[design/flow/config.mk]
export PLATFORM = sky130hd
export DESIGN_NAME = IOTDF
export DESIGN_NICKNAME = IOTDF
export VERILOG_FILES = /design/flow/design.v
export SDC_FILE = /design/flow/constraint.sdc
export NUM_CORES = 4
export LEC_CHECK = 0
export CAP_MARGIN = 20
export CORE_MARGIN = 2
export CORE_UTILIZATION = 65
export CTS_CLUSTER_DIAMETER = 373
export CTS_CLUSTER_SIZE = 98
export SETUP_SLACK_MARGIN = 0.1
export SLEW_MARGIN = 20
[design/flow/constraint.sdc]
create_clock -name core_clock -period 4.38 [get_ports {clk}]
set_input_delay 0.8760 -clock core_clock [delete_from_list [all_inputs] [get_ports {clk}]]
set_output_delay 0.8760 -clock core_clock [all_outputs]
set_load 0.01 [all_outputs]
[design/flow/design.v]
`timescale 1ns/10ps
module IOTDF( clk, rst, in_en, iot_in, fn_sel, busy, valid, iot_out);
input          clk;
input          rst;
input          in_en;
input  [7:0]   iot_in;
input  [2:0]   fn_sel;
output         busy;
output         valid;
output [127:0] iot_out;
localparam ENCRYPT = 1, DECRYPT = 2, CRC_GEN = 3, TOP2MAX = 4, LAST2MIN = 5;
localparam FUNC_LEFT_1 = 0, FUNC_LEFT_2 = 1, FUNC_RIGHT_1 = 2, FUNC_RIGHT_2 = 3, FUNC_KEEP = 4;
reg [3:0]cnt_read_r, cnt_read_w;  
reg [2:0]cnt_round_r, cnt_round_w;  
reg [1:0]start_output_flag_r, start_output_flag_w;  
reg [2:0] fn_sel_r;
wire [2:0]fn_sel_w = fn_sel;
reg [127:0]iot_in_r, iot_in_w;
reg valid_r;
reg [127:0]iot_out1_r, iot_out1_w;
reg [127:0]iot_out2_r, iot_out2_w;
wire [63:0]IP_out;
wire [31:0]IP_out_L, IP_out_R;
wire [63:0]FP_in, FP_out;
wire [31:0]XOR_out, XOR_in1, XOR_in2;
reg [31:0]MUX_out1_63_32, MUX_out1_31_0;
wire [63:0]MUX_out1_127_64;
wire [55:0]MUX_sub_key_gen_in;
reg [2:0]sub_key_gen_func;
wire [55:0]PC1_out;
wire [47:0]KEY;
wire [55:0]KEY_before_PC2_w, KEY_before_PC2_r;  
wire [2:0]CRC_remainder;
reg [10:0]crc_dividend_in;
reg [127:0]crc_iot_out1_w;
reg Is_in_biggerthan_out1_r, Is_in_biggerthan_out1_w;  
reg Is_in_biggerthan_out2_r, Is_in_biggerthan_out2_w;  
wire Is_in_biggerthan_out1_8b, Is_in_biggerthan_out2_8b;  
wire Is_in_equal_out1_8b, Is_in_equal_out2_8b;  
reg [7:0]cmp_in_in, cmp_in_out1, cmp_in_out2;  
assign busy = 0;
assign valid = valid_r; 
assign iot_out = ((fn_sel_r==TOP2MAX || fn_sel_r==LAST2MIN) && cnt_read_r==1)? iot_out1_r:iot_out2_r;  
always@(*)begin
	cnt_read_w = (in_en)?cnt_read_r + 1'b1:cnt_read_r;
end
always@(posedge clk or posedge rst)begin
	if(rst) cnt_read_r <= 0;
	else cnt_read_r <= cnt_read_w;
end
always@(*)begin
	cnt_round_w = (cnt_read_r==15)? cnt_round_r + 1'b1:cnt_round_r;
end
always@(posedge clk or posedge rst)begin
	if(rst) cnt_round_r <= 0;
	else cnt_round_r <= cnt_round_w;
end
always@(*)begin
	if(start_output_flag_r==0 && cnt_read_r==15)start_output_flag_w = 1;
	else if(start_output_flag_r==1 && cnt_read_r==15)start_output_flag_w = 2;
	else start_output_flag_w = start_output_flag_r;
end
always@(posedge clk or posedge rst)begin
	if(rst) start_output_flag_r <= 0;
	else start_output_flag_r <= start_output_flag_w;
end
always@(posedge clk)begin  
	if(rst)begin end
	else fn_sel_r <= fn_sel_w;
end
always@(posedge clk or posedge rst)begin
	if(rst) valid_r <= 1'b0;
	else if((fn_sel_r==TOP2MAX || fn_sel_r==LAST2MIN))begin
		valid_r <= ((cnt_read_r==0 || cnt_read_r==1) && cnt_round_r==0 && start_output_flag_r == 2);
	end
	else begin
		valid_r <= (cnt_read_r==0 && start_output_flag_r == 2);
	end 
end
always@(posedge clk)begin
	if(rst)begin end
	else iot_in_r <= iot_in_w;
end
always@(*)begin
	iot_out1_w = iot_out1_r;
	if(fn_sel_r==ENCRYPT || fn_sel_r==DECRYPT)begin
		iot_out1_w[63:0] = {MUX_out1_63_32, MUX_out1_31_0};
		iot_out1_w[119:64] = KEY_before_PC2_w;
	end
	else if(fn_sel_r==CRC_GEN)begin
		if(cnt_read_r==0)iot_out1_w = iot_in_r;
		else iot_out1_w = crc_iot_out1_w;
	end
	else begin  
		if(cnt_round_r==1 && cnt_read_r==0)begin  
			iot_out1_w = iot_in_r; 
		end
		else if(cnt_read_r==0)begin  
			if((fn_sel_r==TOP2MAX  &&   Is_in_biggerthan_out1_w &&  Is_in_biggerthan_out2_w)||
			   (fn_sel_r==LAST2MIN && (!Is_in_biggerthan_out1_w)&&(!Is_in_biggerthan_out2_w))) iot_out1_w = iot_in_r;
		end
	end
end
always@(posedge clk)begin
	if(rst)begin end
	else iot_out1_r <= iot_out1_w;
end
always@(*)begin
	iot_out2_w = iot_out2_r;
	if(fn_sel_r==ENCRYPT || fn_sel_r==DECRYPT)begin
		if(cnt_read_r==0)iot_out2_w[63:0] = FP_out;  
		if(cnt_read_r==1)iot_out2_w[127:64] = iot_in_r[127:64];  
	end
	else if(fn_sel_r==CRC_GEN)begin
		if(cnt_read_r==0)iot_out2_w = CRC_remainder; 
	end
	else begin  
		if(cnt_round_r==1 && cnt_read_r==0)begin  
			iot_out2_w = (fn_sel_r==TOP2MAX)? 0:{128{1'b1}};  
		end
		else if(cnt_read_r==0)begin  
			if(fn_sel_r==TOP2MAX && Is_in_biggerthan_out2_w)begin
				if(Is_in_biggerthan_out1_w) iot_out2_w = iot_out1_r;
				else iot_out2_w = iot_in_r;
			end
			if(fn_sel_r==LAST2MIN && !Is_in_biggerthan_out2_w)begin
				if(!Is_in_biggerthan_out1_w) iot_out2_w = iot_out1_r;
				else iot_out2_w = iot_in_r;
			end
		end
	end
end
always@(posedge clk)begin
	if(rst)begin end
	else iot_out2_r <= iot_out2_w;
end
assign IP_out = {iot_in_r[ 6],iot_in_r[14],iot_in_r[22],iot_in_r[30]
			    ,iot_in_r[38],iot_in_r[46],iot_in_r[54],iot_in_r[62]
			    ,iot_in_r[ 4],iot_in_r[12],iot_in_r[20],iot_in_r[28]
			    ,iot_in_r[36],iot_in_r[44],iot_in_r[52],iot_in_r[60]
			    ,iot_in_r[ 2],iot_in_r[10],iot_in_r[18],iot_in_r[26]
			    ,iot_in_r[34],iot_in_r[42],iot_in_r[50],iot_in_r[58]
			    ,iot_in_r[ 0],iot_in_r[ 8],iot_in_r[16],iot_in_r[24]
			    ,iot_in_r[32],iot_in_r[40],iot_in_r[48],iot_in_r[56]
			    ,iot_in_r[ 7],iot_in_r[15],iot_in_r[23],iot_in_r[31]
			    ,iot_in_r[39],iot_in_r[47],iot_in_r[55],iot_in_r[63]
			    ,iot_in_r[ 5],iot_in_r[13],iot_in_r[21],iot_in_r[29]
			    ,iot_in_r[37],iot_in_r[45],iot_in_r[53],iot_in_r[61]
			    ,iot_in_r[ 3],iot_in_r[11],iot_in_r[19],iot_in_r[27]
			    ,iot_in_r[35],iot_in_r[43],iot_in_r[51],iot_in_r[59]
			    ,iot_in_r[ 1],iot_in_r[ 9],iot_in_r[17],iot_in_r[25]
			    ,iot_in_r[33],iot_in_r[41],iot_in_r[49],iot_in_r[57]};
assign 	{IP_out_L, IP_out_R} = IP_out;
assign FP_in = {XOR_out, iot_out1_r[31:0]};
assign FP_out = {FP_in[24],FP_in[56],FP_in[16],FP_in[48]
			    ,FP_in[ 8],FP_in[40],FP_in[ 0],FP_in[32]
			    ,FP_in[25],FP_in[57],FP_in[17],FP_in[49]
			    ,FP_in[ 9],FP_in[41],FP_in[ 1],FP_in[33]
			    ,FP_in[26],FP_in[58],FP_in[18],FP_in[50]
			    ,FP_in[10],FP_in[42],FP_in[ 2],FP_in[34]
			    ,FP_in[27],FP_in[59],FP_in[19],FP_in[51]
			    ,FP_in[11],FP_in[43],FP_in[ 3],FP_in[35]
			    ,FP_in[28],FP_in[60],FP_in[20],FP_in[52]
			    ,FP_in[12],FP_in[44],FP_in[ 4],FP_in[36]
			    ,FP_in[29],FP_in[61],FP_in[21],FP_in[53]
			    ,FP_in[13],FP_in[45],FP_in[ 5],FP_in[37]
			    ,FP_in[30],FP_in[62],FP_in[22],FP_in[54]
			    ,FP_in[14],FP_in[46],FP_in[ 6],FP_in[38]
			    ,FP_in[31],FP_in[63],FP_in[23],FP_in[55]
			    ,FP_in[15],FP_in[47],FP_in[ 7],FP_in[39]};
assign PC1_out = {iot_in_r[ 71],iot_in_r[ 79],iot_in_r[ 87],iot_in_r[95]
				 ,iot_in_r[103],iot_in_r[111],iot_in_r[119],iot_in_r[127]
				 ,iot_in_r[ 70],iot_in_r[ 78],iot_in_r[ 86],iot_in_r[94]
				 ,iot_in_r[102],iot_in_r[110],iot_in_r[118],iot_in_r[126]
				 ,iot_in_r[ 69],iot_in_r[ 77],iot_in_r[ 85],iot_in_r[93]
				 ,iot_in_r[101],iot_in_r[109],iot_in_r[117],iot_in_r[125]
				 ,iot_in_r[ 68],iot_in_r[ 76],iot_in_r[ 84],iot_in_r[92]
				 ,iot_in_r[ 65],iot_in_r[ 73],iot_in_r[ 81],iot_in_r[89]
				 ,iot_in_r[ 97],iot_in_r[105],iot_in_r[113],iot_in_r[121]
				 ,iot_in_r[ 66],iot_in_r[ 74],iot_in_r[ 82],iot_in_r[90]
				 ,iot_in_r[ 98],iot_in_r[106],iot_in_r[114],iot_in_r[122]
				 ,iot_in_r[ 67],iot_in_r[ 75],iot_in_r[ 83],iot_in_r[91]
				 ,iot_in_r[ 99],iot_in_r[107],iot_in_r[115],iot_in_r[123]
				 ,iot_in_r[100],iot_in_r[108],iot_in_r[116],iot_in_r[124]};
assign KEY_before_PC2_r = iot_out1_r[119:64];
assign KEY = {KEY_before_PC2_r[42],KEY_before_PC2_r[39],KEY_before_PC2_r[45],KEY_before_PC2_r[32]			     
			 ,KEY_before_PC2_r[55],KEY_before_PC2_r[51],KEY_before_PC2_r[53],KEY_before_PC2_r[28]			     
			 ,KEY_before_PC2_r[41],KEY_before_PC2_r[50],KEY_before_PC2_r[35],KEY_before_PC2_r[46]			     
			 ,KEY_before_PC2_r[33],KEY_before_PC2_r[37],KEY_before_PC2_r[44],KEY_before_PC2_r[52]			     
			 ,KEY_before_PC2_r[30],KEY_before_PC2_r[48],KEY_before_PC2_r[40],KEY_before_PC2_r[49]			     
			 ,KEY_before_PC2_r[29],KEY_before_PC2_r[36],KEY_before_PC2_r[43],KEY_before_PC2_r[54]			     
			 ,KEY_before_PC2_r[15],KEY_before_PC2_r[ 4],KEY_before_PC2_r[25],KEY_before_PC2_r[19]			     
			 ,KEY_before_PC2_r[ 9],KEY_before_PC2_r[ 1],KEY_before_PC2_r[26],KEY_before_PC2_r[16]			     
			 ,KEY_before_PC2_r[ 5],KEY_before_PC2_r[11],KEY_before_PC2_r[23],KEY_before_PC2_r[ 8]			     
			 ,KEY_before_PC2_r[12],KEY_before_PC2_r[ 7],KEY_before_PC2_r[17],KEY_before_PC2_r[ 0]			     
			 ,KEY_before_PC2_r[22],KEY_before_PC2_r[ 3],KEY_before_PC2_r[10],KEY_before_PC2_r[14]			
			 ,KEY_before_PC2_r[ 6],KEY_before_PC2_r[20],KEY_before_PC2_r[27],KEY_before_PC2_r[24]};
always@(*)begin
	if(fn_sel_r==1)begin  
		if(cnt_read_r==0||cnt_read_r==1||cnt_read_r==8||cnt_read_r==15) sub_key_gen_func = FUNC_LEFT_1;  
		else sub_key_gen_func = FUNC_LEFT_2;  
	end
	else begin  
		if(cnt_read_r==0||cnt_read_r==1||cnt_read_r==8||cnt_read_r==15) sub_key_gen_func = (cnt_read_r==0)? FUNC_KEEP:FUNC_RIGHT_1;  
		else sub_key_gen_func = FUNC_RIGHT_2;  
	end
end
Sub_Key Sub_Key_u(
	.sub_key_in(MUX_sub_key_gen_in),
	.func_in(sub_key_gen_func),
	.sub_key_out(KEY_before_PC2_w));	
F_Function F_Function_u(
.key_in(KEY),
.R_in(iot_out1_r[31:0]),
.F_out(XOR_in2));
assign XOR_in1 = iot_out1_r[63:32];
assign XOR_out = XOR_in1 ^ XOR_in2;
assign MUX_sub_key_gen_in = (cnt_read_r==0)? PC1_out:KEY_before_PC2_r;
always@(*)begin
	if(cnt_read_r==0)MUX_out1_63_32 = IP_out_L;
	else MUX_out1_63_32 = iot_out1_r[31:0];
end
always@(*)begin
	if(cnt_read_r==0)MUX_out1_31_0 = IP_out_R;
	else MUX_out1_31_0 = XOR_out;
end
CRC_Gen CRC_Gen_u(
.crc_dividend_in(crc_dividend_in),  
.crc_remainder_out(CRC_remainder));
always@(*)begin
	Is_in_biggerthan_out1_w = (Is_in_equal_out1_8b)? Is_in_biggerthan_out1_r:Is_in_biggerthan_out1_8b;
	Is_in_biggerthan_out2_w = (Is_in_equal_out2_8b)? Is_in_biggerthan_out2_r:Is_in_biggerthan_out2_8b;
end
always@(posedge clk)begin
	if(rst)begin end
	else begin
		Is_in_biggerthan_out1_r <= Is_in_biggerthan_out1_w;
		Is_in_biggerthan_out2_r <= Is_in_biggerthan_out2_w;
	end
end
always@(*)begin
	iot_in_w = iot_in_r;
	crc_iot_out1_w = iot_out1_r;
	case(cnt_read_r)
	1:begin
		cmp_in_in   =   iot_in_r[7:0];
		cmp_in_out1 = iot_out1_r[7:0];
		cmp_in_out2 = iot_out2_r[7:0];
		iot_in_w[15:8] = iot_in;
		crc_dividend_in = iot_out1_r[127:117];
		crc_iot_out1_w[119:117] = CRC_remainder;
	end
	2:begin
		cmp_in_in   =   iot_in_r[15:8];
		cmp_in_out1 = iot_out1_r[15:8];
		cmp_in_out2 = iot_out2_r[15:8];
		iot_in_w[23:16] = iot_in;
		crc_dividend_in = iot_out1_r[119:109];
		crc_iot_out1_w[111:109] = CRC_remainder;
	end
	3:begin
		cmp_in_in   =   iot_in_r[23:16];
		cmp_in_out1 = iot_out1_r[23:16];
		cmp_in_out2 = iot_out2_r[23:16];
		iot_in_w[31:24] = iot_in;
		crc_dividend_in = iot_out1_r[111:101];
		crc_iot_out1_w[103:101] = CRC_remainder;
	end
	4:begin
		cmp_in_in   =   iot_in_r[31:24];
		cmp_in_out1 = iot_out1_r[31:24];
		cmp_in_out2 = iot_out2_r[31:24];
		iot_in_w[39:32] = iot_in;
		crc_dividend_in = iot_out1_r[103:93];
		crc_iot_out1_w[95:93] = CRC_remainder;
	end
	5:begin
		cmp_in_in   =   iot_in_r[39:32];
		cmp_in_out1 = iot_out1_r[39:32];
		cmp_in_out2 = iot_out2_r[39:32];
		iot_in_w[47:40] = iot_in;
		crc_dividend_in = iot_out1_r[95:85];
		crc_iot_out1_w[87:85] = CRC_remainder;
	end
	6:begin
		cmp_in_in   =   iot_in_r[47:40];
		cmp_in_out1 = iot_out1_r[47:40];
		cmp_in_out2 = iot_out2_r[47:40];
		iot_in_w[55:48] = iot_in;
		crc_dividend_in = iot_out1_r[87:77];
		crc_iot_out1_w[79:77] = CRC_remainder;
	end
	7:begin
		cmp_in_in   =   iot_in_r[55:48];
		cmp_in_out1 = iot_out1_r[55:48];
		cmp_in_out2 = iot_out2_r[55:48];
		iot_in_w[63:56] = iot_in;
		crc_dividend_in = iot_out1_r[79:69];
		crc_iot_out1_w[71:69] = CRC_remainder;
	end
	8:begin
		cmp_in_in   =   iot_in_r[63:56];
		cmp_in_out1 = iot_out1_r[63:56];
		cmp_in_out2 = iot_out2_r[63:56];
		iot_in_w[71:64] = iot_in;
		crc_dividend_in = iot_out1_r[71:61];
		crc_iot_out1_w[63:61] = CRC_remainder;
	end
	9:begin
		cmp_in_in   =   iot_in_r[71:64];
		cmp_in_out1 = iot_out1_r[71:64];
		cmp_in_out2 = iot_out2_r[71:64];
		iot_in_w[79:72] = iot_in;
		crc_dividend_in = iot_out1_r[63:53];
		crc_iot_out1_w[55:53] = CRC_remainder;
	end
	10:begin
		cmp_in_in   =   iot_in_r[79:72];
		cmp_in_out1 = iot_out1_r[79:72];
		cmp_in_out2 = iot_out2_r[79:72];
		iot_in_w[87:80] = iot_in;
		crc_dividend_in = iot_out1_r[55:45];
		crc_iot_out1_w[47:45] = CRC_remainder;
	end
	11:begin
		cmp_in_in   =   iot_in_r[87:80];
		cmp_in_out1 = iot_out1_r[87:80];
		cmp_in_out2 = iot_out2_r[87:80];
		iot_in_w[95:88] = iot_in;
		crc_dividend_in = iot_out1_r[47:37];
		crc_iot_out1_w[39:37] = CRC_remainder;
	end
	12:begin
		cmp_in_in   =   iot_in_r[95:88];
		cmp_in_out1 = iot_out1_r[95:88];
		cmp_in_out2 = iot_out2_r[95:88];
		iot_in_w[103:96] = iot_in;
		crc_dividend_in = iot_out1_r[39:29];
		crc_iot_out1_w[31:29] = CRC_remainder;
	end
	13:begin
		cmp_in_in   =   iot_in_r[103:96];
		cmp_in_out1 = iot_out1_r[103:96];
		cmp_in_out2 = iot_out2_r[103:96];
		iot_in_w[111:104] = iot_in;
		crc_dividend_in = iot_out1_r[31:21];
		crc_iot_out1_w[23:21] = CRC_remainder;
	end
	14:begin
		cmp_in_in   =   iot_in_r[111:104];
		cmp_in_out1 = iot_out1_r[111:104];
		cmp_in_out2 = iot_out2_r[111:104];
		iot_in_w[119:112] = iot_in;
		crc_dividend_in = iot_out1_r[23:13];
		crc_iot_out1_w[15:13] = CRC_remainder;
	end
	15:begin
		cmp_in_in   =   iot_in_r[119:112];
		cmp_in_out1 = iot_out1_r[119:112];
		cmp_in_out2 = iot_out2_r[119:112];
		iot_in_w[127:120] = iot_in;
		crc_dividend_in = iot_out1_r[15:5];
		crc_iot_out1_w[7:5] = CRC_remainder;
	end
	0:begin
		cmp_in_in   =   iot_in_r[127:120];
		cmp_in_out1 = iot_out1_r[127:120];
		cmp_in_out2 = iot_out2_r[127:120];
		iot_in_w[7:0] = iot_in;
		crc_dividend_in = {iot_out1_r[7:0], 3'b0};
	end
	endcase
end
assign Is_in_biggerthan_out1_8b = (cmp_in_in > cmp_in_out1);
assign Is_in_biggerthan_out2_8b = (cmp_in_in > cmp_in_out2);
assign Is_in_equal_out1_8b = (cmp_in_in == cmp_in_out1);
assign Is_in_equal_out2_8b = (cmp_in_in == cmp_in_out2);
endmodule
module F_Function(
input   [47:0] key_in,
input   [31:0] R_in,
output  [31:0] F_out);
wire [47:0]expansion_out = {R_in[ 0],R_in[31],R_in[30],R_in[29]
						   ,R_in[28],R_in[27],R_in[28],R_in[27]
						   ,R_in[26],R_in[25],R_in[24],R_in[23]
						   ,R_in[24],R_in[23],R_in[22],R_in[21]
						   ,R_in[20],R_in[19],R_in[20],R_in[19]
						   ,R_in[18],R_in[17],R_in[16],R_in[15]
						   ,R_in[16],R_in[15],R_in[14],R_in[13]
						   ,R_in[12],R_in[11],R_in[12],R_in[11]
						   ,R_in[10],R_in[ 9],R_in[ 8],R_in[ 7]
						   ,R_in[ 8],R_in[ 7],R_in[ 6],R_in[ 5]
						   ,R_in[ 4],R_in[ 3],R_in[ 4],R_in[ 3]
						   ,R_in[ 2],R_in[ 1],R_in[ 0],R_in[31]};
wire [47:0]xor_out = key_in ^ expansion_out;
wire [5:0]S1_in = xor_out[47:42];
wire [5:0]S2_in = xor_out[41:36];
wire [5:0]S3_in = xor_out[35:30];
wire [5:0]S4_in = xor_out[29:24];
wire [5:0]S5_in = xor_out[23:18];
wire [5:0]S6_in = xor_out[17:12];
wire [5:0]S7_in = xor_out[11: 6];
wire [5:0]S8_in = xor_out[ 5: 0];
reg [3:0]S1_out;
reg [3:0]S2_out;
reg [3:0]S3_out;
reg [3:0]S4_out;
reg [3:0]S5_out;
reg [3:0]S6_out;
reg [3:0]S7_out;
reg [3:0]S8_out;
always@(*)begin
	case({S1_in[5], S1_in[0]})
		2'b00:begin
			case(S1_in[4:1])
				4'b0000: S1_out = 14;
				4'b0001: S1_out = 4;
				4'b0010: S1_out = 13;
				4'b0011: S1_out = 1;
				4'b0100: S1_out = 2;
				4'b0101: S1_out = 15;
				4'b0110: S1_out = 11;
				4'b0111: S1_out = 8;
				4'b1000: S1_out = 3;
				4'b1001: S1_out = 10;
				4'b1010: S1_out = 6;
				4'b1011: S1_out = 12;
				4'b1100: S1_out = 5;
				4'b1101: S1_out = 9;
				4'b1110: S1_out = 0;
				4'b1111: S1_out = 7;
			endcase
		end
		2'b01:begin
			case(S1_in[4:1])
				4'b0000: S1_out = 0;
				4'b0001: S1_out = 15;
				4'b0010: S1_out = 7;
				4'b0011: S1_out = 4;
				4'b0100: S1_out = 14;
				4'b0101: S1_out = 2;
				4'b0110: S1_out = 13;
				4'b0111: S1_out = 1;
				4'b1000: S1_out = 10;
				4'b1001: S1_out = 6;
				4'b1010: S1_out = 12;
				4'b1011: S1_out = 11;
				4'b1100: S1_out = 9;
				4'b1101: S1_out = 5;
				4'b1110: S1_out = 3;
				4'b1111: S1_out = 8;
			endcase
		end
		2'b10:begin
			case(S1_in[4:1])
				4'b0000: S1_out = 4;
				4'b0001: S1_out = 1;
				4'b0010: S1_out = 14;
				4'b0011: S1_out = 8;
				4'b0100: S1_out = 13;
				4'b0101: S1_out = 6;
				4'b0110: S1_out = 2;
				4'b0111: S1_out = 11;
				4'b1000: S1_out = 15;
				4'b1001: S1_out = 12;
				4'b1010: S1_out = 9;
				4'b1011: S1_out = 7;
				4'b1100: S1_out = 3;
				4'b1101: S1_out = 10;
				4'b1110: S1_out = 5;
				4'b1111: S1_out = 0;
			endcase
		end
		2'b11:begin
			case(S1_in[4:1])
				4'b0000: S1_out = 15;
				4'b0001: S1_out = 12;
				4'b0010: S1_out = 8;
				4'b0011: S1_out = 2;
				4'b0100: S1_out = 4;
				4'b0101: S1_out = 9;
				4'b0110: S1_out = 1;
				4'b0111: S1_out = 7;
				4'b1000: S1_out = 5;
				4'b1001: S1_out = 11;
				4'b1010: S1_out = 3;
				4'b1011: S1_out = 14;
				4'b1100: S1_out = 10;
				4'b1101: S1_out = 0;
				4'b1110: S1_out = 6;
				4'b1111: S1_out = 13;
			endcase
		end
	endcase
end
always@(*)begin
	case({S2_in[5], S2_in[0]})
		2'b00:begin
			case(S2_in[4:1])
				4'b0000: S2_out = 15;
				4'b0001: S2_out = 1;
				4'b0010: S2_out = 8;
				4'b0011: S2_out = 14;
				4'b0100: S2_out = 6;
				4'b0101: S2_out = 11;
				4'b0110: S2_out = 3;
				4'b0111: S2_out = 4;
				4'b1000: S2_out = 9;
				4'b1001: S2_out = 7;
				4'b1010: S2_out = 2;
				4'b1011: S2_out = 13;
				4'b1100: S2_out = 12;
				4'b1101: S2_out = 0;
				4'b1110: S2_out = 5;
				4'b1111: S2_out = 10;
			endcase
		end
		2'b01:begin
			case(S2_in[4:1])
				4'b0000: S2_out = 3;
				4'b0001: S2_out = 13;
				4'b0010: S2_out = 4;
				4'b0011: S2_out = 7;
				4'b0100: S2_out = 15;
				4'b0101: S2_out = 2;
				4'b0110: S2_out = 8;
				4'b0111: S2_out = 14;
				4'b1000: S2_out = 12;
				4'b1001: S2_out = 0;
				4'b1010: S2_out = 1;
				4'b1011: S2_out = 10;
				4'b1100: S2_out = 6;
				4'b1101: S2_out = 9;
				4'b1110: S2_out = 11;
				4'b1111: S2_out = 5;
			endcase
		end
		2'b10:begin
			case(S2_in[4:1])
				4'b0000: S2_out = 0;
				4'b0001: S2_out = 14;
				4'b0010: S2_out = 7;
				4'b0011: S2_out = 11;
				4'b0100: S2_out = 10;
				4'b0101: S2_out = 4;
				4'b0110: S2_out = 13;
				4'b0111: S2_out = 1;
				4'b1000: S2_out = 5;
				4'b1001: S2_out = 8;
				4'b1010: S2_out = 12;
				4'b1011: S2_out = 6;
				4'b1100: S2_out = 9;
				4'b1101: S2_out = 3;
				4'b1110: S2_out = 2;
				4'b1111: S2_out = 15;
			endcase
		end
		2'b11:begin
			case(S2_in[4:1])
				4'b0000: S2_out = 13;
				4'b0001: S2_out = 8;
				4'b0010: S2_out = 10;
				4'b0011: S2_out = 1;
				4'b0100: S2_out = 3;
				4'b0101: S2_out = 15;
				4'b0110: S2_out = 4;
				4'b0111: S2_out = 2;
				4'b1000: S2_out = 11;
				4'b1001: S2_out = 6;
				4'b1010: S2_out = 7;
				4'b1011: S2_out = 12;
				4'b1100: S2_out = 0;
				4'b1101: S2_out = 5;
				4'b1110: S2_out = 14;
				4'b1111: S2_out = 9;
			endcase
		end
	endcase
end
always@(*)begin
	case({S3_in[5], S3_in[0]})
		2'b00:begin
			case(S3_in[4:1])
				4'b0000: S3_out = 10;
				4'b0001: S3_out = 0;
				4'b0010: S3_out = 9;
				4'b0011: S3_out = 14;
				4'b0100: S3_out = 6;
				4'b0101: S3_out = 3;
				4'b0110: S3_out = 15;
				4'b0111: S3_out = 5;
				4'b1000: S3_out = 1;
				4'b1001: S3_out = 13;
				4'b1010: S3_out = 12;
				4'b1011: S3_out = 7;
				4'b1100: S3_out = 11;
				4'b1101: S3_out = 4;
				4'b1110: S3_out = 2;
				4'b1111: S3_out = 8;
			endcase
		end
		2'b01:begin
			case(S3_in[4:1])
				4'b0000: S3_out = 13;
				4'b0001: S3_out = 7;
				4'b0010: S3_out = 0;
				4'b0011: S3_out = 9;
				4'b0100: S3_out = 3;
				4'b0101: S3_out = 4;
				4'b0110: S3_out = 6;
				4'b0111: S3_out = 10;
				4'b1000: S3_out = 2;
				4'b1001: S3_out = 8;
				4'b1010: S3_out = 5;
				4'b1011: S3_out = 14;
				4'b1100: S3_out = 12;
				4'b1101: S3_out = 11;
				4'b1110: S3_out = 15;
				4'b1111: S3_out = 1;
			endcase
		end
		2'b10:begin
			case(S3_in[4:1])
				4'b0000: S3_out = 13;
				4'b0001: S3_out = 6;
				4'b0010: S3_out = 4;
				4'b0011: S3_out = 9;
				4'b0100: S3_out = 8;
				4'b0101: S3_out = 15;
				4'b0110: S3_out = 3;
				4'b0111: S3_out = 0;
				4'b1000: S3_out = 11;
				4'b1001: S3_out = 1;
				4'b1010: S3_out = 2;
				4'b1011: S3_out = 12;
				4'b1100: S3_out = 5;
				4'b1101: S3_out = 10;
				4'b1110: S3_out = 14;
				4'b1111: S3_out = 7;
			endcase
		end
		2'b11:begin
			case(S3_in[4:1])
				4'b0000: S3_out = 1;
				4'b0001: S3_out = 10;
				4'b0010: S3_out = 13;
				4'b0011: S3_out = 0;
				4'b0100: S3_out = 6;
				4'b0101: S3_out = 9;
				4'b0110: S3_out = 8;
				4'b0111: S3_out = 7;
				4'b1000: S3_out = 4;
				4'b1001: S3_out = 15;
				4'b1010: S3_out = 14;
				4'b1011: S3_out = 3;
				4'b1100: S3_out = 11;
				4'b1101: S3_out = 5;
				4'b1110: S3_out = 2;
				4'b1111: S3_out = 12;
			endcase
		end
	endcase
end
always@(*)begin
	case({S4_in[5], S4_in[0]})
		2'b00:begin
			case(S4_in[4:1])
				4'b0000: S4_out = 7;
				4'b0001: S4_out = 13;
				4'b0010: S4_out = 14;
				4'b0011: S4_out = 3;
				4'b0100: S4_out = 0;
				4'b0101: S4_out = 6;
				4'b0110: S4_out = 9;
				4'b0111: S4_out = 10;
				4'b1000: S4_out = 1;
				4'b1001: S4_out = 2;
				4'b1010: S4_out = 8;
				4'b1011: S4_out = 5;
				4'b1100: S4_out = 11;
				4'b1101: S4_out = 12;
				4'b1110: S4_out = 4;
				4'b1111: S4_out = 15;
			endcase
		end
		2'b01:begin
			case(S4_in[4:1])
				4'b0000: S4_out = 13;
				4'b0001: S4_out = 8;
				4'b0010: S4_out = 11;
				4'b0011: S4_out = 5;
				4'b0100: S4_out = 6;
				4'b0101: S4_out = 15;
				4'b0110: S4_out = 0;
				4'b0111: S4_out = 3;
				4'b1000: S4_out = 4;
				4'b1001: S4_out = 7;
				4'b1010: S4_out = 2;
				4'b1011: S4_out = 12;
				4'b1100: S4_out = 1;
				4'b1101: S4_out = 10;
				4'b1110: S4_out = 14;
				4'b1111: S4_out = 9;
			endcase
		end
		2'b10:begin
			case(S4_in[4:1])
				4'b0000: S4_out = 10;
				4'b0001: S4_out = 6;
				4'b0010: S4_out = 9;
				4'b0011: S4_out = 0;
				4'b0100: S4_out = 12;
				4'b0101: S4_out = 11;
				4'b0110: S4_out = 7;
				4'b0111: S4_out = 13;
				4'b1000: S4_out = 15;
				4'b1001: S4_out = 1;
				4'b1010: S4_out = 3;
				4'b1011: S4_out = 14;
				4'b1100: S4_out = 5;
				4'b1101: S4_out = 2;
				4'b1110: S4_out = 8;
				4'b1111: S4_out = 4;
			endcase
		end
		2'b11:begin
			case(S4_in[4:1])
				4'b0000: S4_out = 3;
				4'b0001: S4_out = 15;
				4'b0010: S4_out = 0;
				4'b0011: S4_out = 6;
				4'b0100: S4_out = 10;
				4'b0101: S4_out = 1;
				4'b0110: S4_out = 13;
				4'b0111: S4_out = 8;
				4'b1000: S4_out = 9;
				4'b1001: S4_out = 4;
				4'b1010: S4_out = 5;
				4'b1011: S4_out = 11;
				4'b1100: S4_out = 12;
				4'b1101: S4_out = 7;
				4'b1110: S4_out = 2;
				4'b1111: S4_out = 14;
			endcase
		end
	endcase
end
always@(*)begin
	case({S5_in[5], S5_in[0]})
		2'b00:begin
			case(S5_in[4:1])
				4'b0000: S5_out = 2;
				4'b0001: S5_out = 12;
				4'b0010: S5_out = 4;
				4'b0011: S5_out = 1;
				4'b0100: S5_out = 7;
				4'b0101: S5_out = 10;
				4'b0110: S5_out = 11;
				4'b0111: S5_out = 6;
				4'b1000: S5_out = 8;
				4'b1001: S5_out = 5;
				4'b1010: S5_out = 3;
				4'b1011: S5_out = 15;
				4'b1100: S5_out = 13;
				4'b1101: S5_out = 0;
				4'b1110: S5_out = 14;
				4'b1111: S5_out = 9;
			endcase
		end
		2'b01:begin
			case(S5_in[4:1])
				4'b0000: S5_out = 14;
				4'b0001: S5_out = 11;
				4'b0010: S5_out = 2;
				4'b0011: S5_out = 12;
				4'b0100: S5_out = 4;
				4'b0101: S5_out = 7;
				4'b0110: S5_out = 13;
				4'b0111: S5_out = 1;
				4'b1000: S5_out = 5;
				4'b1001: S5_out = 0;
				4'b1010: S5_out = 15;
				4'b1011: S5_out = 10;
				4'b1100: S5_out = 3;
				4'b1101: S5_out = 9;
				4'b1110: S5_out = 8;
				4'b1111: S5_out = 6;
			endcase
		end
		2'b10:begin
			case(S5_in[4:1])
				4'b0000: S5_out = 4;
				4'b0001: S5_out = 2;
				4'b0010: S5_out = 1;
				4'b0011: S5_out = 11;
				4'b0100: S5_out = 10;
				4'b0101: S5_out = 13;
				4'b0110: S5_out = 7;
				4'b0111: S5_out = 8;
				4'b1000: S5_out = 15;
				4'b1001: S5_out = 9;
				4'b1010: S5_out = 12;
				4'b1011: S5_out = 5;
				4'b1100: S5_out = 6;
				4'b1101: S5_out = 3;
				4'b1110: S5_out = 0;
				4'b1111: S5_out = 14;
			endcase
		end
		2'b11:begin
			case(S5_in[4:1])
				4'b0000: S5_out = 11;
				4'b0001: S5_out = 8;
				4'b0010: S5_out = 12;
				4'b0011: S5_out = 7;
				4'b0100: S5_out = 1;
				4'b0101: S5_out = 14;
				4'b0110: S5_out = 2;
				4'b0111: S5_out = 13;
				4'b1000: S5_out = 6;
				4'b1001: S5_out = 15;
				4'b1010: S5_out = 0;
				4'b1011: S5_out = 9;
				4'b1100: S5_out = 10;
				4'b1101: S5_out = 4;
				4'b1110: S5_out = 5;
				4'b1111: S5_out = 3;
			endcase
		end
	endcase
end
always@(*)begin
	case({S6_in[5], S6_in[0]})
		2'b00:begin
			case(S6_in[4:1])
				4'b0000: S6_out = 12;
				4'b0001: S6_out = 1;
				4'b0010: S6_out = 10;
				4'b0011: S6_out = 15;
				4'b0100: S6_out = 9;
				4'b0101: S6_out = 2;
				4'b0110: S6_out = 6;
				4'b0111: S6_out = 8;
				4'b1000: S6_out = 0;
				4'b1001: S6_out = 13;
				4'b1010: S6_out = 3;
				4'b1011: S6_out = 4;
				4'b1100: S6_out = 14;
				4'b1101: S6_out = 7;
				4'b1110: S6_out = 5;
				4'b1111: S6_out = 11;
			endcase
		end
		2'b01:begin
			case(S6_in[4:1])
				4'b0000: S6_out = 10;
				4'b0001: S6_out = 15;
				4'b0010: S6_out = 4;
				4'b0011: S6_out = 2;
				4'b0100: S6_out = 7;
				4'b0101: S6_out = 12;
				4'b0110: S6_out = 9;
				4'b0111: S6_out = 5;
				4'b1000: S6_out = 6;
				4'b1001: S6_out = 1;
				4'b1010: S6_out = 13;
				4'b1011: S6_out = 14;
				4'b1100: S6_out = 0;
				4'b1101: S6_out = 11;
				4'b1110: S6_out = 3;
				4'b1111: S6_out = 8;
			endcase
		end
		2'b10:begin
			case(S6_in[4:1])
				4'b0000: S6_out = 9;
				4'b0001: S6_out = 14;
				4'b0010: S6_out = 15;
				4'b0011: S6_out = 5;
				4'b0100: S6_out = 2;
				4'b0101: S6_out = 8;
				4'b0110: S6_out = 12;
				4'b0111: S6_out = 3;
				4'b1000: S6_out = 7;
				4'b1001: S6_out = 0;
				4'b1010: S6_out = 4;
				4'b1011: S6_out = 10;
				4'b1100: S6_out = 1;
				4'b1101: S6_out = 13;
				4'b1110: S6_out = 11;
				4'b1111: S6_out = 6;
			endcase
		end
		2'b11:begin
			case(S6_in[4:1])
				4'b0000: S6_out = 4;
				4'b0001: S6_out = 3;
				4'b0010: S6_out = 2;
				4'b0011: S6_out = 12;
				4'b0100: S6_out = 9;
				4'b0101: S6_out = 5;
				4'b0110: S6_out = 15;
				4'b0111: S6_out = 10;
				4'b1000: S6_out = 11;
				4'b1001: S6_out = 14;
				4'b1010: S6_out = 1;
				4'b1011: S6_out = 7;
				4'b1100: S6_out = 6;
				4'b1101: S6_out = 0;
				4'b1110: S6_out = 8;
				4'b1111: S6_out = 13;
			endcase
		end
	endcase
end
always@(*)begin
	case({S7_in[5], S7_in[0]})
		2'b00:begin
			case(S7_in[4:1])
				4'b0000: S7_out = 4;
				4'b0001: S7_out = 11;
				4'b0010: S7_out = 2;
				4'b0011: S7_out = 14;
				4'b0100: S7_out = 15;
				4'b0101: S7_out = 0;
				4'b0110: S7_out = 8;
				4'b0111: S7_out = 13;
				4'b1000: S7_out = 3;
				4'b1001: S7_out = 12;
				4'b1010: S7_out = 9;
				4'b1011: S7_out = 7;
				4'b1100: S7_out = 5;
				4'b1101: S7_out = 10;
				4'b1110: S7_out = 6;
				4'b1111: S7_out = 1;
			endcase
		end
		2'b01:begin
			case(S7_in[4:1])
				4'b0000: S7_out = 13;
				4'b0001: S7_out = 0;
				4'b0010: S7_out = 11;
				4'b0011: S7_out = 7;
				4'b0100: S7_out = 4;
				4'b0101: S7_out = 9;
				4'b0110: S7_out = 1;
				4'b0111: S7_out = 10;
				4'b1000: S7_out = 14;
				4'b1001: S7_out = 3;
				4'b1010: S7_out = 5;
				4'b1011: S7_out = 12;
				4'b1100: S7_out = 2;
				4'b1101: S7_out = 15;
				4'b1110: S7_out = 8;
				4'b1111: S7_out = 6;
			endcase
		end
		2'b10:begin
			case(S7_in[4:1])
				4'b0000: S7_out = 1;
				4'b0001: S7_out = 4;
				4'b0010: S7_out = 11;
				4'b0011: S7_out = 13;
				4'b0100: S7_out = 12;
				4'b0101: S7_out = 3;
				4'b0110: S7_out = 7;
				4'b0111: S7_out = 14;
				4'b1000: S7_out = 10;
				4'b1001: S7_out = 15;
				4'b1010: S7_out = 6;
				4'b1011: S7_out = 8;
				4'b1100: S7_out = 0;
				4'b1101: S7_out = 5;
				4'b1110: S7_out = 9;
				4'b1111: S7_out = 2;
			endcase
		end
		2'b11:begin
			case(S7_in[4:1])
				4'b0000: S7_out = 6;
				4'b0001: S7_out = 11;
				4'b0010: S7_out = 13;
				4'b0011: S7_out = 8;
				4'b0100: S7_out = 1;
				4'b0101: S7_out = 4;
				4'b0110: S7_out = 10;
				4'b0111: S7_out = 7;
				4'b1000: S7_out = 9;
				4'b1001: S7_out = 5;
				4'b1010: S7_out = 0;
				4'b1011: S7_out = 15;
				4'b1100: S7_out = 14;
				4'b1101: S7_out = 2;
				4'b1110: S7_out = 3;
				4'b1111: S7_out = 12;
			endcase
		end
	endcase
end
always@(*)begin
	case({S8_in[5], S8_in[0]})
		2'b00:begin
			case(S8_in[4:1])
				4'b0000: S8_out = 13;
				4'b0001: S8_out = 2;
				4'b0010: S8_out = 8;
				4'b0011: S8_out = 4;
				4'b0100: S8_out = 6;
				4'b0101: S8_out = 15;
				4'b0110: S8_out = 11;
				4'b0111: S8_out = 1;
				4'b1000: S8_out = 10;
				4'b1001: S8_out = 9;
				4'b1010: S8_out = 3;
				4'b1011: S8_out = 14;
				4'b1100: S8_out = 5;
				4'b1101: S8_out = 0;
				4'b1110: S8_out = 12;
				4'b1111: S8_out = 7;
			endcase
		end
		2'b01:begin
			case(S8_in[4:1])
				4'b0000: S8_out = 1;
				4'b0001: S8_out = 15;
				4'b0010: S8_out = 13;
				4'b0011: S8_out = 8;
				4'b0100: S8_out = 10;
				4'b0101: S8_out = 3;
				4'b0110: S8_out = 7;
				4'b0111: S8_out = 4;
				4'b1000: S8_out = 12;
				4'b1001: S8_out = 5;
				4'b1010: S8_out = 6;
				4'b1011: S8_out = 11;
				4'b1100: S8_out = 0;
				4'b1101: S8_out = 14;
				4'b1110: S8_out = 9;
				4'b1111: S8_out = 2;
			endcase
		end
		2'b10:begin
			case(S8_in[4:1])
				4'b0000: S8_out = 7;
				4'b0001: S8_out = 11;
				4'b0010: S8_out = 4;
				4'b0011: S8_out = 1;
				4'b0100: S8_out = 9;
				4'b0101: S8_out = 12;
				4'b0110: S8_out = 14;
				4'b0111: S8_out = 2;
				4'b1000: S8_out = 0;
				4'b1001: S8_out = 6;
				4'b1010: S8_out = 10;
				4'b1011: S8_out = 13;
				4'b1100: S8_out = 15;
				4'b1101: S8_out = 3;
				4'b1110: S8_out = 5;
				4'b1111: S8_out = 8;
			endcase
		end
		2'b11:begin
			case(S8_in[4:1])
				4'b0000: S8_out = 2;
				4'b0001: S8_out = 1;
				4'b0010: S8_out = 14;
				4'b0011: S8_out = 7;
				4'b0100: S8_out = 4;
				4'b0101: S8_out = 10;
				4'b0110: S8_out = 8;
				4'b0111: S8_out = 13;
				4'b1000: S8_out = 15;
				4'b1001: S8_out = 12;
				4'b1010: S8_out = 9;
				4'b1011: S8_out = 0;
				4'b1100: S8_out = 3;
				4'b1101: S8_out = 5;
				4'b1110: S8_out = 6;
				4'b1111: S8_out = 11;
			endcase
		end
	endcase
end
wire [31:0]P_in = {S1_out,S2_out,S3_out,S4_out,S5_out,S6_out,S7_out,S8_out};
assign F_out = {P_in[16],P_in[25],P_in[12],P_in[11]
			   ,P_in[ 3],P_in[20],P_in[ 4],P_in[15]
			   ,P_in[31],P_in[17],P_in[ 9],P_in[ 6]
			   ,P_in[27],P_in[14],P_in[ 1],P_in[22]
			   ,P_in[30],P_in[24],P_in[ 8],P_in[18]
			   ,P_in[ 0],P_in[ 5],P_in[29],P_in[23]
			   ,P_in[13],P_in[19],P_in[ 2],P_in[26]
			   ,P_in[10],P_in[21],P_in[28],P_in[ 7]};
endmodule
module Sub_Key(
input   [55:0] sub_key_in,
input   [2:0] func_in,
output  reg[55:0] sub_key_out);
localparam FUNC_LEFT_1 = 0, FUNC_LEFT_2 = 1, FUNC_RIGHT_1 = 2, FUNC_RIGHT_2 = 3, FUNC_KEEP = 4;
wire [27:0]sub_key_in_msb = sub_key_in[55:28];
wire [27:0]sub_key_in_lsb = sub_key_in[27:0];
wire [27:0]sub_key_in_msb_left_1 = {sub_key_in_msb[26:0], sub_key_in_msb[27]};
wire [27:0]sub_key_in_lsb_left_1 = {sub_key_in_lsb[26:0], sub_key_in_lsb[27]};
wire [27:0]sub_key_in_msb_left_2 = {sub_key_in_msb[25:0], sub_key_in_msb[27:26]};
wire [27:0]sub_key_in_lsb_left_2 = {sub_key_in_lsb[25:0], sub_key_in_lsb[27:26]};
wire [27:0]sub_key_in_msb_right_1 = {sub_key_in_msb[0], sub_key_in_msb[27:1]};
wire [27:0]sub_key_in_lsb_right_1 = {sub_key_in_lsb[0], sub_key_in_lsb[27:1]};
wire [27:0]sub_key_in_msb_right_2 = {sub_key_in_msb[1:0], sub_key_in_msb[27:2]};
wire [27:0]sub_key_in_lsb_right_2 = {sub_key_in_lsb[1:0], sub_key_in_lsb[27:2]};
always@(*)begin
	case(func_in)
		FUNC_LEFT_1: sub_key_out = {sub_key_in_msb_left_1, sub_key_in_lsb_left_1};
		FUNC_LEFT_2: sub_key_out = {sub_key_in_msb_left_2, sub_key_in_lsb_left_2};
		FUNC_RIGHT_1: sub_key_out = {sub_key_in_msb_right_1, sub_key_in_lsb_right_1};
		FUNC_RIGHT_2: sub_key_out = {sub_key_in_msb_right_2, sub_key_in_lsb_right_2};
		FUNC_KEEP: sub_key_out = sub_key_in;
		default: sub_key_out = sub_key_in;
	endcase
end
endmodule
module CRC_Gen(
input   [10:0] crc_dividend_in,
output   [2:0] crc_remainder_out);
assign crc_remainder_out[2] =  crc_dividend_in[9] ^ crc_dividend_in[8] ^ crc_dividend_in[6] ^ crc_dividend_in[5] ^ crc_dividend_in[3] ^ crc_dividend_in[2];
assign crc_remainder_out[1] =  crc_dividend_in[10] ^ crc_dividend_in[9] ^ crc_dividend_in[7] ^ crc_dividend_in[6] ^ crc_dividend_in[4] ^ crc_dividend_in[3] ^ crc_dividend_in[1];
assign crc_remainder_out[0] =  crc_dividend_in[0];
endmodule
[design/flow/run.sh]
#!/bin/bash
# the make line also repeats each setting of config.mk as NAME=value (left out here)
make -C /OpenROAD-flow-scripts/flow DESIGN_CONFIG=/design/flow/config.mk WORK_HOME=/design/flow/orfs CLKGATE_MAP_FILE= finish
==> results of run 1 <==
==> layer usage <==
layer  GRT overflow  global-route usage
met5              1               0.361
met4              5               0.615
met3              3               0.585
met2              0               0.851
met1              1               0.761
==> stage by stage <==
stage	TNS [ns]	hold WS (ns)	worst slack (ns)
2_1_floorplan	-134.94	0.446	-0.986
4_1_cts	-21.76	0.520	-0.203
3_3_place_gp	-85.96	0.460	-0.328
3_5_place_dp	-120.47	0.465	-0.437
==> timing repair <==
action                     in CTS
buffers inserted               34
cloned                          7
pin swaps                      37
setup endpoints to repair     512
gates resized                 120
==> run_results.csv, run 1 <==
group,metric,value,unit
synth,yosys_cells,3366,
synth,aoi_share,0.265,
status,status,"stopped before the end",
placed_design,hpwl,124000,um
synth,synth.avg_cell_area,9.27,um^2
synth,muxShareOfSynthArea,0.0913,
global_route,overflow,10,
clocking,cts_hold_buffers,0,
synth,synthFlopType,"edfxtp_1",
synth,post-synth-top-count-cell,"edfxtp_1",
synth,ys_area,31200,um^2
synth,synth_top_cell_by_area,"edfxtp_1",
synth,synth_cells,3366,
synth,numSynthFlops,400,
placed_design,numPortBuffers,142,
die,core.rowCount,80,
placed_design,routabilityCongestion,1.51,
die,die_h,223,um
synth,fp_nets,3464,
clocking,clock_sinks,400,
clocking,cts-root-buf,"clkbuf_16",
synth,yosysTopAreaCellShare,0.374,
synth,top_cells_by_area,"edfxtp_1 (37%), mux2_2 (5.0%), o21ai_0 (4.0%), nand2_1 (4.0%), a21oi_1 (3.8%)",
synth,ys_seq_frac,0.383,
synth,logic_family,"AND-OR/OR-AND gates",
synth,netlist_area,31200,um^2
synth,ys_sh_simple,0.129,
die,ios,144,
status,stop_stage,"global routing",
die,dieWidth,223,um
clocking,cts_buffer_depth,3,
synth,async_flop_share,0.0275,
synth,ys_sh_adder,0.0343,
die,chipArea,49800,um^2
die,core,47500,um^2
clocking,cts_buffers,8,
placed_design,dp.cells,4134,
synth,ys_types,85,
global_route,track_usage,0.717,
placed_design,place_area,35600,um^2
status,stop_error,"[ERROR GRT-0116] Global routing finished with congestion. Check the congestion regions in the DRC Viewer.",
synth,edf_count,389,
synth,ys_warn_count,3,
synth,synthTopCellsByCount,"edfxtp_1 (389), nand2_1 (329), clkbuf_1 (301), o21ai_0 (249), a21oi_1 (234)",
die,fp_util,0.656,
clocking,htreeDepth,1,
synth,xor_share,0.0401,
==> run 2: changes to the inputs <==
Settings changed: CAP_MARGIN 20 to 15, CELL_PAD_IN_SITES_GLOBAL_PLACEMENT set to 2, CORE_ASPECT_RATIO set to 1.77, CORE_MARGIN 2 to 8, CORE_UTILIZATION 65 to 58, CTS_CLUSTER_DIAMETER 373 to 253, CTS_CLUSTER_SIZE 98 to 77, GPL_ROUTABILITY_DRIVEN set to 1, GPL_TIMING_DRIVEN set to 0, PLACE_DENSITY set to 0.37, SETUP_SLACK_MARGIN 0.1 to 1.08, SLEW_MARGIN 20 to 35.
Clock period 4.38 ns to 5.0 ns, I/O delays scaled along.
==> run 2 against run 1 <==
The flow stops in global placement without I/O. Synthesized area unchanged. Synthesized cell count did not move. Die size rose by 24%.
==> run_results.csv, run 2 <==
group,metric,value,unit
status,status,"stopped before the end",
status,stop_stage,"global placement without I/O",
status,stop_error,"[ERROR GPL-0301] Utilization 105.226 % exceeds 100%.",
synth,yosysTopAreaCellShare,0.374,
synth,numSynthFlops,400,
synth,ys_sh_simple,0.129,
die,core.rowCount,113,
synth,fp_nets,3464,
die,die_h,325,um
synth,synth_cells,3366,
synth,aoi_share,0.265,
synth,xor_share,0.0401,
synth,ys_area,31200,um^2
synth,ys_warn_count,3,
die,fp_util,0.584,
synth,logic_family,"AND-OR/OR-AND gates",
die,dieWidth,190,um
synth,synth_top_cell_by_area,"edfxtp_1",
synth,ys_seq_frac,0.383,
die,chipArea,61800,um^2
synth,async_flop_share,0.0275,
synth,netlist_area,31200,um^2
synth,post-synth-top-count-cell,"edfxtp_1",
synth,muxShareOfSynthArea,0.0913,
synth,ys_types,85,
synth,top_cells_by_area,"edfxtp_1 (37%), mux2_2 (5.0%), o21ai_0 (4.0%), nand2_1 (4.0%), a21oi_1 (3.8%)",
synth,edf_count,389,
synth,synthTopCellsByCount,"edfxtp_1 (389), nand2_1 (329), clkbuf_1 (301), o21ai_0 (249), a21oi_1 (234)",
synth,yosys_cells,3366,
synth,synth.avg_cell_area,9.27,um^2
synth,ys_sh_adder,0.0343,
synth,synthFlopType,"edfxtp_1",
die,core,53400,um^2
==> run 3: changes to the inputs <==
Settings changed: ABC_AREA set to 1, CAP_MARGIN 15 to 20, CELL_PAD_IN_SITES_GLOBAL_PLACEMENT 2 to not set, CORE_ASPECT_RATIO 1.77 to 0.5, CORE_MARGIN 8 to 2, CORE_UTILIZATION 58 to 72, CTS_CLUSTER_DIAMETER 253 to 400, CTS_CLUSTER_SIZE 77 to 100, GPL_ROUTABILITY_DRIVEN 1 to not set, GPL_TIMING_DRIVEN 0 to not set, HOLD_SLACK_MARGIN set to -0.07, PLACE_DENSITY 0.37 to 0.39, SETUP_SLACK_MARGIN 1.08 to 0.1, SLEW_MARGIN 35 to 20.
Clock period 5.0 ns to 1.75 ns, I/O delays scaled along.
==> run 3 against run 2 <==
The run fails in detailed placement. Die size decreased by 28%. Synthesized area is 1.3% lower. Synthesized cell count is 23% higher.
==> run_results.csv, run 3 <==
group,metric,value,unit
die,dieWidth,297,um
synth,netlist_area,30800,um^2
synth,synthTopCellsByCount,"nand2_1 (851), o21ai_0 (502), inv_1 (437), edfxtp_1 (389), a21oi_1 (311)",
synth,logic_family,"AND-OR/OR-AND gates",
die,die_h,150,um
synth,async_flop_share,0.0275,
synth,aoi_share,0.261,
synth,synth_cells,4157,
synth,yosysTopAreaCellShare,0.379,
status,status,"stopped before the end",
die,fp_util,0.732,
placed_design,numPortBuffers,142,
die,chipArea,44600,um^2
synth,synth.avg_cell_area,7.41,um^2
synth,ys_warn_count,3,
synth,edf_count,389,
synth,synthFlopType,"edfxtp_1",
status,stop_stage,"detailed placement",
synth,top_cells_by_area,"edfxtp_1 (38%), nand2_1 (10%), o21ai_0 (8.2%), o22ai_1 (5.5%), inv_1 (5.3%)",
placed_design,routabilityCongestion,1.50,
synth,ys_sh_simple,0.200,
die,core.rowCount,53,
synth,ys_types,60,
synth,numSynthFlops,400,
synth,xor_share,0.0227,
synth,ys_sh_adder,0.0341,
synth,muxShareOfSynthArea,0.00219,
synth,fp_nets,4255,
synth,ys_area,30800,um^2
die,core,42100,um^2
status,stop_error,"[ERROR DPL-0033] detailed placement checks failed during check placement.",
synth,post-synth-top-count-cell,"nand2_1",
synth,synth_top_cell_by_area,"edfxtp_1",
synth,yosys_cells,4157,
die,ios,144,
synth,ys_seq_frac,0.388,
==> run 3: through the flow <==
step	setup TNS [ns]	setup slack (ns)	hold slack [ns]	std cells
floorplan	-1420.13	-3.79	0.300	4157
global placement	-1642.61	-3.28	0.449	5787
==> run 4: changes to the inputs <==
Settings changed: ABC_AREA 1 to 0, CAP_MARGIN 20 to 0, CELL_PAD_IN_SITES_DETAIL_PLACEMENT set to 0, CORE_ASPECT_RATIO 0.5 to 1.92, CORE_UTILIZATION 72 to 57, CTS_CLUSTER_DIAMETER 400 to 303, CTS_CLUSTER_SIZE 100 to not set, HOLD_SLACK_MARGIN -0.07 to 0.29, MAX_ROUTING_LAYER set to met4, PLACE_DENSITY 0.39 to not set, SETUP_SLACK_MARGIN 0.1 to not set, TNS_END_PERCENT set to 75.
Clock period 1.75 ns to 1.45 ns, I/O delays scaled along.
==> run 4 against run 3 <==
The run fails in global routing. Die size grew 27%. Synthesized cell count is 19% lower. Synthesized area up 1.3%.
==> run_results.csv, run 4 <==
group,metric,value,unit
synth,yosys_cells,3366,
placed_design,hpwl,152000,um
status,stop_stage,"global routing",
synth,netlist_area,31200,um^2
synth,logic_family,"AND-OR/OR-AND gates",
synth,ys_types,85,
synth,numSynthFlops,400,
global_route,overflow,1791,
placed_design,routabilityCongestion,1.61,
clocking,clock_sinks,400,
synth,synth_top_cell_by_area,"edfxtp_1",
die,core.rowCount,118,
placed_design,place_area,42100,um^2
synth,muxShareOfSynthArea,0.0913,
status,stop_error,"[ERROR GRT-0116] Global routing finished with congestion. Check the congestion regions in the DRC Viewer.",
synth,yosysTopAreaCellShare,0.374,
clocking,cts_buffer_depth,3,
synth,ys_sh_adder,0.0343,
global_route,track_usage,0.830,
synth,synthTopCellsByCount,"edfxtp_1 (389), nand2_1 (329), clkbuf_1 (301), o21ai_0 (249), a21oi_1 (234)",
clocking,htreeDepth,2,
status,status,"stopped before the end",
die,core,54000,um^2
synth,ys_area,31200,um^2
synth,async_flop_share,0.0275,
die,fp_util,0.578,
die,dieWidth,173,um
synth,synthFlopType,"edfxtp_1",
synth,aoi_share,0.265,
clocking,cts_buffers,39,
synth,xor_share,0.0401,
die,die_h,328,um
synth,synth_cells,3366,
synth,synth.avg_cell_area,9.27,um^2
synth,ys_sh_simple,0.129,
synth,ys_seq_frac,0.383,
synth,ys_warn_count,3,
synth,edf_count,389,
synth,top_cells_by_area,"edfxtp_1 (37%), mux2_2 (5.0%), o21ai_0 (4.0%), nand2_1 (4.0%), a21oi_1 (3.8%)",
clocking,cts-root-buf,"clkbuf_16",
die,chipArea,56700,um^2
synth,post-synth-top-count-cell,"edfxtp_1",
die,ios,144,
synth,fp_nets,3464,
placed_design,numPortBuffers,142,
==> run 4: what timing repair did <==
| action | in CTS |
|---|---|
| hold buffers | 3 |
| setup endpoints to repair | 778 |
| pin swaps | 32 |
| hold endpoints to repair | 3 |
| gates cloned | 8 |
| setup buffers | 22 |
| gates resized | 97 |
==> run 4: through the flow <==
| stage | instances | setup WS [ns] |
|---|---|---|
| floorplan | 3366 | -3.92 |
| global placement | 4898 | -3.95 |
| detailed placement | 4898 | -4.02 |
| CTS | 4996 | -3.56 |
==> run 4: routing by layer <==
metal  global-route usage  GRT overflow
met4                0.842           448
met1                0.781            36
met3                0.615            48
met2                 1.04          1259
met5                    -             -
==> run 5: changes to the inputs <==
Settings changed: ABC_AREA 0 to not set, CAP_MARGIN 0 to 20, CELL_PAD_IN_SITES_DETAIL_PLACEMENT 0 to not set, CORE_ASPECT_RATIO 1.92 to not set, CORE_UTILIZATION 57 to 30, CTS_CLUSTER_DIAMETER 303 to not set, HOLD_SLACK_MARGIN 0.29 to not set, MAX_ROUTING_LAYER met4 to not set, SETUP_SLACK_MARGIN set to 0.1, TNS_END_PERCENT 75 to not set.
Clock period 1.45 ns to 6.0 ns, I/O delays scaled along.
==> run 5 against run 4 <==
The run now finishes clean. Synthesized cell count unchanged. Synthesized area is the same. Die size rose by 88%.
==> run_results.csv, run 5 <==
group,metric,value,unit
worst_setup_path,startpoint,"cnt_read_r[0]",
placed_design,dpl_worst_slack,0.608,ns
placed_design,routabilityCongestion,1.14,
synth,ys_types,85,
route,drt_iter0_markers,6648,
timing,report.final.slew_viol_count,0,
synth,edf_count,389,
route,drt_wl_total,199000,um
worst_setup_path,path_class,"register to register",
timing,tightest_slew,1.11,ns
route,vias,33100,
synth,synthFlopType,"edfxtp_1",
timing,rsz0062_at_grt,"false",
worst_setup_path,worst_path_max_delay_cell,"nor2_1",
synth,ys_area,31200,um^2
clocking,cts-root-buf,"clkbuf_16",
final_layout,fin_util,0.355,
clocking,cts_buffers,47,
worst_setup_path,max_stage_delay,0.49,ns
worst_setup_path,critPathTopFamily,"AND-OR/OR-AND gates",
job,warnings,84,
die,die_h,327,um
route,ant_nets,0,
timing,finalHoldViolCount,0,
synth,ys_warn_count,3,
job,max_cap_viol_count,0,
worst_setup_path,path_max_fanout,18,
final_layout,final_nets,3506,
die,ios,144,
global_route,grt_max_degree,85,
clocking,cts_buffer_depth,3,
timing,period_used_share,0.953,
worst_setup_path,required,6.40,ns
worst_setup_path,path_cells,"inv_1 > ha_1 > and3_1 > buf_4 > a22oi_1 > buf_4 > nand3_1 > nor2_1 > a31oi_1 > ha_1 > o21ai_0 > a31o_2 > a21o_1 > a311o_2 > nand2_4 > buf_12 > buf_12 > buf_12 > a21oi_1 > o2bb2ai_1",
clocking,clkLatencyLatePin,0.63,ns
synth,post-synth-top-count-cell,"edfxtp_1",
clocking,post_cts_buffers,0,
die,fp_util,0.302,
route,drtPass1Iterations,7,
worst_setup_path,r2r-start,"cnt_read_r[0]",
synth,ys_sh_simple,0.129,
placed_design,hpwl,148000,um
synth,aoi_share,0.265,
hold_path,holdCritPathClass,"register to register",
clocking,path_clk_slew,0.06,ns
final_layout,post-route-cell-area,36700,um^2
synth,numSynthFlops,400,
worst_setup_path,reg2reg_slack,0.28,ns
timing,clock_skew,0.0386,ns
synth,logic_family,"AND-OR/OR-AND gates",
clocking,clock_sinks,400,
synth,yosys_cells,3366,
placed_design,place_area,35100,um^2
worst_setup_path,r2r-end,"iot_out2_r[112]",
clocking,cts_hold_buffers,0,
timing,tns,0,ns
timing,hold_slack,0.482,ns
final_layout,fillers,10500,
final_layout,syn2layout_area_growth,17.7,%
clocking,htreeDepth,2,
worst_setup_path,worst-r2r-cell-count,20,
global_route,grt_antenna_before_repair,25,
die,core,103000,um^2
timing,setup_ws,0.282,ns
synth,synthTopCellsByCount,"edfxtp_1 (389), nand2_1 (329), clkbuf_1 (301), o21ai_0 (249), a21oi_1 (234)",
worst_setup_path,cp.arrival,6.11,ns
global_route,overflow,0,
die,chipArea,107000,um^2
worst_setup_path,critPathBufInv,6,
worst_setup_path,crit_cells,20,
synth,synth.avg_cell_area,9.27,um^2
clocking,tritoncts,"built",
synth,ys_seq_frac,0.383,
route,drc,0,
hold_path,min_path_cells,2,
synth,synth_top_cell_by_area,"edfxtp_1",
placed_design,numPortBuffers,142,
die,core.rowCount,118,
clocking,cts_resized,0,
synth,ys_sh_adder,0.0343,
worst_setup_path,worstSetupEndpoint,"iot_out2_r[112]",
route,routedWlPerCell,41.1,um
status,status,"timing/DRC/antenna clean",
worst_setup_path,critPathLaunchType,"register",
synth,yosysTopAreaCellShare,0.374,
synth,fp_nets,3464,
synth,async_flop_share,0.0275,
synth,synth_cells,3366,
synth,xor_share,0.0401,
timing,max_freq,175,MHz
route,viasPerCell,6.85,
timing,layout_min_cycle_time,5.72,ns
timing,setup_violations,0,
worst_setup_path,worstSetupEndpointType,"register",
worst_setup_path,cp_common_cell,"buf_12",
global_route,grt_pass1_wl,265000,um
global_route,grt_pass1_vias,29900,
synth,top_cells_by_area,"edfxtp_1 (37%), mux2_2 (5.0%), o21ai_0 (4.0%), nand2_1 (4.0%), a21oi_1 (3.8%)",
die,dieWidth,327,um
synth,muxShareOfSynthArea,0.0913,
timing,max_slew_margin,0.257,
global_route,track_usage,0.357,
synth,netlist_area,31200,um^2
[run 5: stage by stage]
step | cells
global route | 4826
global placement | 4738
detailed placement | 4739
CTS | 4826
floorplan | 3366
finish | 4830
[run 5: area by class of cell]
cell class	count	area, um^2	share of cell area
inverter	51	191	0.00521
multi-input combinational	2523	17700	0.482
antenna	4	10.0	0.000273
sequential	400	12000	0.326
tap	1380	1730	0.0470
clock buffer	57	1260	0.0342
timing repair buffer	385	3530	0.0960
clock inverter	30	365	0.00995
[run 5: layer usage]
| layer | part of all wire | wire length (um) | vias up | GRT usage |
|---|---|---|---|---|
| met2 | 0.40 | 79700 | 3170 | 0.503 |
| met1 | 0.37 | 72800 | 16100 | 0.455 |
| met3 | 0.14 | 28200 | 809 | 0.126 |
| met4 | 0.090 | 17900 | 16 | 0.247 |
| li1 | - | - | 13000 | - |
| met5 | 0.00064 | 127 | - | 0 |
==> run 6: changes to the inputs <==
Settings changed: CORE_UTILIZATION 30 to 28.
Clock period 6.0 ns to 6.21 ns, I/O delays scaled along.
==> run 6 against run 5 <==
Flip-flop count did not move. Hold slack better by 0.014 ns. Critical endpoint is now iot_out1_r[87]. Core utilization decreased by 2.5 points. Synthesized cell count is the same. Register-to-register slack gained 0.14 ns. Fmax is 1.3% lower. Highest routed layer unchanged. Wire length fell by 0.73%. Final area fell by 0.48%.
==> run_results.csv, run 6 <==
group,metric,value,unit
global_route,grt_pass1_wl,262000,um
worst_setup_path,critPathLaunchType,"register",
route,drc,0,
clocking,clkLatencyLatePin,0.64,ns
synth,ys_sh_simple,0.129,
worst_setup_path,worst_path_max_delay_cell,"a41oi_1",
synth,synth.avg_cell_area,9.27,um^2
synth,yosysTopAreaCellShare,0.374,
worst_setup_path,critPathBufInv,3,
route,vias,33300,
route,routedWlPerCell,40.1,um
global_route,overflow,0,
die,fp_util,0.282,
placed_design,hpwl,144000,um
worst_setup_path,cp_common_cell,"buf_4",
route,drt_iter0_markers,6232,
clocking,path_clk_slew,0.06,ns
timing,tightest_slew,1.34,ns
route,viasPerCell,6.77,
worst_setup_path,r2r-end,"iot_out1_r[87]",
synth,netlist_area,31200,um^2
clocking,htreeDepth,2,
synth,post-synth-top-count-cell,"edfxtp_1",
worst_setup_path,path_cells,"buf_4 > nand2b_1 > nor2_2 > buf_4 > a22o_1 > a221oi_1 > a41oi_1 > ha_1 > a21o_1 > a21o_1 > a21oi_1 > o211a_1 > o211a_1 > o21ai_0 > a311o_1 > buf_4 > o211ai_1",
placed_design,place_area,35000,um^2
timing,tns,0,ns
clocking,cts_resized,0,
job,max_cap_viol_count,0,
route,wl_met2,77700,um
worst_setup_path,startpoint,"cnt_read_r[2]",
timing,max_slew_margin,0.104,
die,dieWidth,338,um
synth,synthFlopType,"edfxtp_1",
worst_setup_path,max_stage_delay,0.57,ns
placed_design,dpl_worst_slack,0.709,ns
die,ios,144,
clocking,cts_buffer_depth,3,
die,chipArea,114000,um^2
worst_setup_path,worstSetupEndpoint,"iot_out1_r[87]",
synth,muxShareOfSynthArea,0.0913,
synth,synth_cells,3366,
timing,finalHoldViolCount,0,
final_layout,syn2layout_area_growth,17.1,%
worst_setup_path,path_max_fanout,20,
route,wl_met1,72600,um
synth,ys_area,31200,um^2
synth,synthTopCellsByCount,"edfxtp_1 (389), nand2_1 (329), clkbuf_1 (301), o21ai_0 (249), a21oi_1 (234)",
synth,aoi_share,0.265,
worst_setup_path,cp.arrival,6.02,ns
global_route,grt_antenna_before_repair,29,
worst_setup_path,path_class,"register to register",
die,core.rowCount,122,
worst_setup_path,worst-r2r-cell-count,17,
route,wl_met3,28800,um
timing,report.final.slew_viol_count,0,
global_route,track_usage,0.333,
global_route,grt_pass1_vias,29800,
status,status,"timing/DRC/antenna clean",
clocking,cts_hold_buffers,0,
worst_setup_path,required,6.44,ns
die,die_h,338,um
placed_design,numPortBuffers,142,
synth,synth_top_cell_by_area,"edfxtp_1",
route,drt_wl_total,197000,um
clocking,cts-root-buf,"clkbuf_16",
synth,numSynthFlops,400,
clocking,cts_buffers,47,
synth,edf_count,389,
clocking,tritoncts,"built",
synth,xor_share,0.0401,
timing,rsz0062_at_grt,"false",
final_layout,final_nets,3478,
route,drtPass1Iterations,9,
hold_path,min_path_cells,2,
die,core,111000,um^2
final_layout,fin_util,0.330,
hold_path,holdCritPathClass,"register to register",
synth,ys_warn_count,3,
timing,layout_min_cycle_time,5.79,ns
worst_setup_path,r2r-start,"cnt_read_r[2]",
worst_setup_path,critPathTopFamily,"AND-OR/OR-AND gates",
timing,setup_ws,0.417,ns
worst_setup_path,worstSetupEndpointType,"register",
route,highest_layer,"met5",
synth,top_cells_by_area,"edfxtp_1 (37%), mux2_2 (5.0%), o21ai_0 (4.0%), nand2_1 (4.0%), a21oi_1 (3.8%)",
job,warnings,93,
synth,async_flop_share,0.0275,
synth,ys_seq_frac,0.383,
timing,clock_skew,0.0503,ns
synth,logic_family,"AND-OR/OR-AND gates",
[run 6: routing by layer]
metal / GRT usage / vias to the layer above
met1: 0.421 / 16200
met3: 0.128 / 802
met4: 0.245 / 30
met2: 0.457 / 3240
li1: - / 13000
met5: 0 / -
[run 6: cell type report]
class | count | area (um^2)
multi-input combinational | 2523 | 17700
antenna | 7 | 17.5
timing repair buffer | 357 | 3320
inverter | 51 | 191
sequential | 400 | 12000
tap | 1488 | 1860
clock buffer | 56 | 1210
fill | 11300 | 74100
clock inverter | 32 | 308
[run 6: through the flow]
stage          instances  hold WS [ns]
4_1_cts             4907         0.497
2_1_floorplan       3366         0.446
3_3_place_gp        4819         0.460
5_1_grt             4907         0.525
6_report            4914         0.495
3_5_place_dp        4819         0.484
